==> run a: inputs <==
Design cpu, start of the top module:
module cpu (
    input  clk,
    input  rst_n,
    input  [31:0] instr,
    input  [31:0] ram_data2,
    input  [10:0] start_pc,
    input  [3:0]  reg_addr,   
    output logic         waiting,
    output logic         ram_w_en1,
    output logic         ram_w_en2,
    output logic [10:0]  ram_addr2,
    output logic [31:0]  ram_in2,
    output logic [31:0]  status_out,
    output logic [31:0]  datapath_out,
    output logic [10:0]  pc_out,
    output logic [31:0]  reg_output
);
Settings: LEC_CHECK=0, CAP_MARGIN=30, CORE_MARGIN=2, CORE_UTILIZATION=68, CTS_CLUSTER_SIZE=35, GPL_ROUTABILITY_DRIVEN=1, MAX_ROUTING_LAYER=met5, PLACE_DENSITY=0.62, SLEW_MARGIN=20, TNS_END_PERCENT=10; clock period 5.09 ns.
run.sh (not shown) runs the stock make flow with config.mk's settings and CLKGATE_MAP_FILE=.
==> inputs of run b, as changes to run a <==
==> flow/config.mk (replaced) <==
export PLATFORM = sky130hd
export DESIGN_NAME = cpu
export DESIGN_NICKNAME = cpu
export VERILOG_FILES = /design/flow/design.v
export SDC_FILE = /design/flow/constraint.sdc
export NUM_CORES = 4
export LEC_CHECK = 0
export CAP_MARGIN = 40
export CORE_MARGIN = 2
export CORE_UTILIZATION = 43
export SLEW_MARGIN = 20
==> flow/constraint.sdc (replaced) <==
create_clock -name core_clock -period 6.59 [get_ports {clk}]
set_input_delay 1.3180 -clock core_clock [delete_from_list [all_inputs] [get_ports {clk}]]
set_output_delay 1.3180 -clock core_clock [all_outputs]
set_load 0.01 [all_outputs]
==> inputs of run c, as changes to run a <==
==> flow/config.mk (replaced) <==
export PLATFORM = sky130hd
export DESIGN_NAME = cpu
export DESIGN_NICKNAME = cpu
export VERILOG_FILES = /design/flow/design.v
export SDC_FILE = /design/flow/constraint.sdc
export NUM_CORES = 4
export LEC_CHECK = 0
export CAP_MARGIN = 40
export CORE_MARGIN = 2
export CORE_UTILIZATION = 40
export SLEW_MARGIN = 20
==> flow/constraint.sdc (replaced) <==
create_clock -name core_clock -period 11.9 [get_ports {clk}]
set_input_delay 2.3800 -clock core_clock [delete_from_list [all_inputs] [get_ports {clk}]]
set_output_delay 2.3800 -clock core_clock [all_outputs]
set_load 0.01 [all_outputs]
==> results <==
| metric | run a | run c | run b |
|---|---|---|---|
| Result of the run | stopped before the end | no timing/DRC/antenna violations | finished with violations |
| Failing step | 5_1_grt | - | - |
| Violated checks | - | - | negative setup slack |
| R2r endpoint | - | datapath.regfile.registers[3][31] | datapath.regfile.registers[3][31] |
| Cell depth of the worst setup path | - | 27 | 29 |
| Gp weighted congestion | 1.14 | 1.06 | 1.03 |
| Worst Hold Path Cells | - | 1 | 2 |
| FP Rows | 97 | 127 | 122 |
| Internal power consumption | - | 0.00594 W | 0.0138 W |
| FFs & Latches | - | 592 | 592 |
| Worst setup endpoint | - | status_out[6] | status_out[6] |
| Core footprint | 70000 um^2 | 119000 um^2 | 111000 um^2 |
| Height of the die | 270 um | 351 um | 338 um |
| Combinational gate count | - | 3361 | 3362 |
| Total via count in the routed design | - | 42400 | 46000 |
| Final TNS setup | - | 0 ps | -44980 ps |
| Clock insertion delay at the later pin of the skew report | - | 660 ps | 670 ps |
| Final std cells w/o fill | - | 6211 | 7037 |
| Drt pass-1 iters | - | 8 | 8 |
| Hold path startpoint | - | datapath.status_reg.status_reg[1] | datapath.status_reg.status_reg[7] |

==> inputs of job 3282 <==
Starting RTL as in the previous note.
Design cpu, start of the top module:
module cpu (
    input  clk,
    input  rst_n,
    input  [31:0] instr,
    input  [31:0] ram_data2,
    input  [10:0] start_pc,
    input  [3:0]  reg_addr,   
    output logic         waiting,
    output logic         ram_w_en1,
    output logic         ram_w_en2,
    output logic [10:0]  ram_addr2,
    output logic [31:0]  ram_in2,
    output logic [31:0]  status_out,
    output logic [31:0]  datapath_out,
    output logic [10:0]  pc_out,
    output logic [31:0]  reg_output
);
    logic [31:0] instr_reg;
    logic [3:0]  cond;            
    logic [6:0]  opcode;          
    logic        en_status_decode;  
    logic [3:0]  rn, rd, rs, rm;  
    logic [1:0]  shift_op;        
    logic [4:0]  imm5;            
    logic [11:0] imm12;           
    logic [23:0] imm24;           
    logic        P, U, W;         
    logic [3:0] rt;
    assign rt = rd;
    logic [31:0] status_out_dp;
    logic [31:0] datapath_out_dp;
    logic [31:0] str_data_dp;
    logic [10:0] pc_out_dp;
    logic [31:0] reg_output_dp;
    logic        waiting_ctrl;
    logic        w_en1, w_en2, w_en_ldr, sel_load_LR;
    logic [1:0]  sel_A_in, sel_B_in, sel_shift_in;
    logic        en_A, en_B, en_C, en_S;
    logic        sel_A, sel_B, sel_post_indexing;
    logic [2:0]  ALU_op;
    logic        en_status, status_rdy_ctrl;
    logic        load_ir, load_pc_ctrl;
    logic [1:0]  sel_pc_ctrl;
    logic        ram_w_en1_ctrl, ram_w_en2_ctrl;
    assign waiting = waiting_ctrl;
  ...
clock: 8.38 ns
lec_check: 0
abc_area: 0
cap_margin: 40
cell_pad_in_sites_global_placement: 2
core_margin: 2
core_utilization: 54
gpl_routability_driven: 0
gpl_timing_driven: 1
max_routing_layer: met4
min_routing_layer: met1
place_density_lb_addon: 0.28
slew_margin: 20
tns_end_percent: 20
==> inputs of job 3489, as changes to job 3282 <==
==> flow/config.mk (replaced) <==
export PLATFORM = sky130hd
export DESIGN_NAME = cpu
export DESIGN_NICKNAME = cpu
export VERILOG_FILES = /design/flow/design.v
export SDC_FILE = /design/flow/constraint.sdc
export NUM_CORES = 4
export LEC_CHECK = 0
export CAP_MARGIN = 40
export CORE_MARGIN = 2
export CORE_UTILIZATION = 72
export CTS_CLUSTER_DIAMETER = 342
export CTS_CLUSTER_SIZE = 99
export PLACE_DENSITY = 0.38
export SETUP_SLACK_MARGIN = -0.47
export SLEW_MARGIN = 20
==> flow/constraint.sdc (replaced) <==
create_clock -name core_clock -period 7.58 [get_ports {clk}]
set_input_delay 1.5160 -clock core_clock [delete_from_list [all_inputs] [get_ports {clk}]]
set_output_delay 1.5160 -clock core_clock [all_outputs]
set_load 0.01 [all_outputs]
==> inputs of job 280, as changes to job 3282 <==
==> flow/config.mk (replaced) <==
export PLATFORM = sky130hd
export DESIGN_NAME = cpu
export DESIGN_NICKNAME = cpu
export VERILOG_FILES = /design/flow/design.v
export SDC_FILE = /design/flow/constraint.sdc
export NUM_CORES = 4
export LEC_CHECK = 0
export CAP_MARGIN = 20
export CORE_MARGIN = 2
export CORE_UTILIZATION = 60
export CTS_CLUSTER_DIAMETER = 27
export MAX_ROUTING_LAYER = met4
export SETUP_SLACK_MARGIN = 1.63
export SLEW_MARGIN = 20
==> flow/constraint.sdc (replaced) <==
create_clock -name core_clock -period 6.75 [get_ports {clk}]
set_input_delay 1.3500 -clock core_clock [delete_from_list [all_inputs] [get_ports {clk}]]
set_output_delay 1.3500 -clock core_clock [all_outputs]
set_load 0.01 [all_outputs]
==> qor summary <==
quantity                                                                               job 3489              job 3282                   job 280
Run status                                                               stopped before the end       failed layout checks    stopped before the end
Stage where the flow stopped                                           global routing (5_1_grt)                     -  global routing (5_1_grt)
Reasons for failing layout checks                                                             -  negative setup slack                         -
Horizontal die dimension                                                                 262 µm                302 µm                    287 µm
Place WS                                                                               -1170 ps               -696 ps                  -1820 ps
Placed cell areas                                                                    0.0563 mm²            0.0564 mm²                0.0579 mm²
Count of buffers added by post-CTS timing repair for setup                                   34                    38                       147
Number of instances in the placed design                                                   5982                  6228                      6300
Weighted congestion at the end of routability-driven global placement                      1.20                     -                      1.09
Number of clock buffers inserted by TritonCTS                                                 9                    68                       141
Count of H-tree levels built during CTS                                                       1                     3                         4
Total Die Area                                                                       0.0688 mm²            0.0914 mm²                0.0824 mm²
Initial Util                                                                              72.9%                 54.4%                     60.7%
Std-Cell Rows                                                                                94                   109                       103
Placeable core region                                                                0.0659 mm²            0.0882 mm²                0.0791 mm²
Number of instances resized during post-cts repair                                          226                   248                       790
Post-DP HPWL                                                                             158 mm                141 mm                    162 mm
Vertical die dimension                                                                   262 µm                302 µm                    287 µm
No activity file was given, so power comes from the tool's default toggle rates.
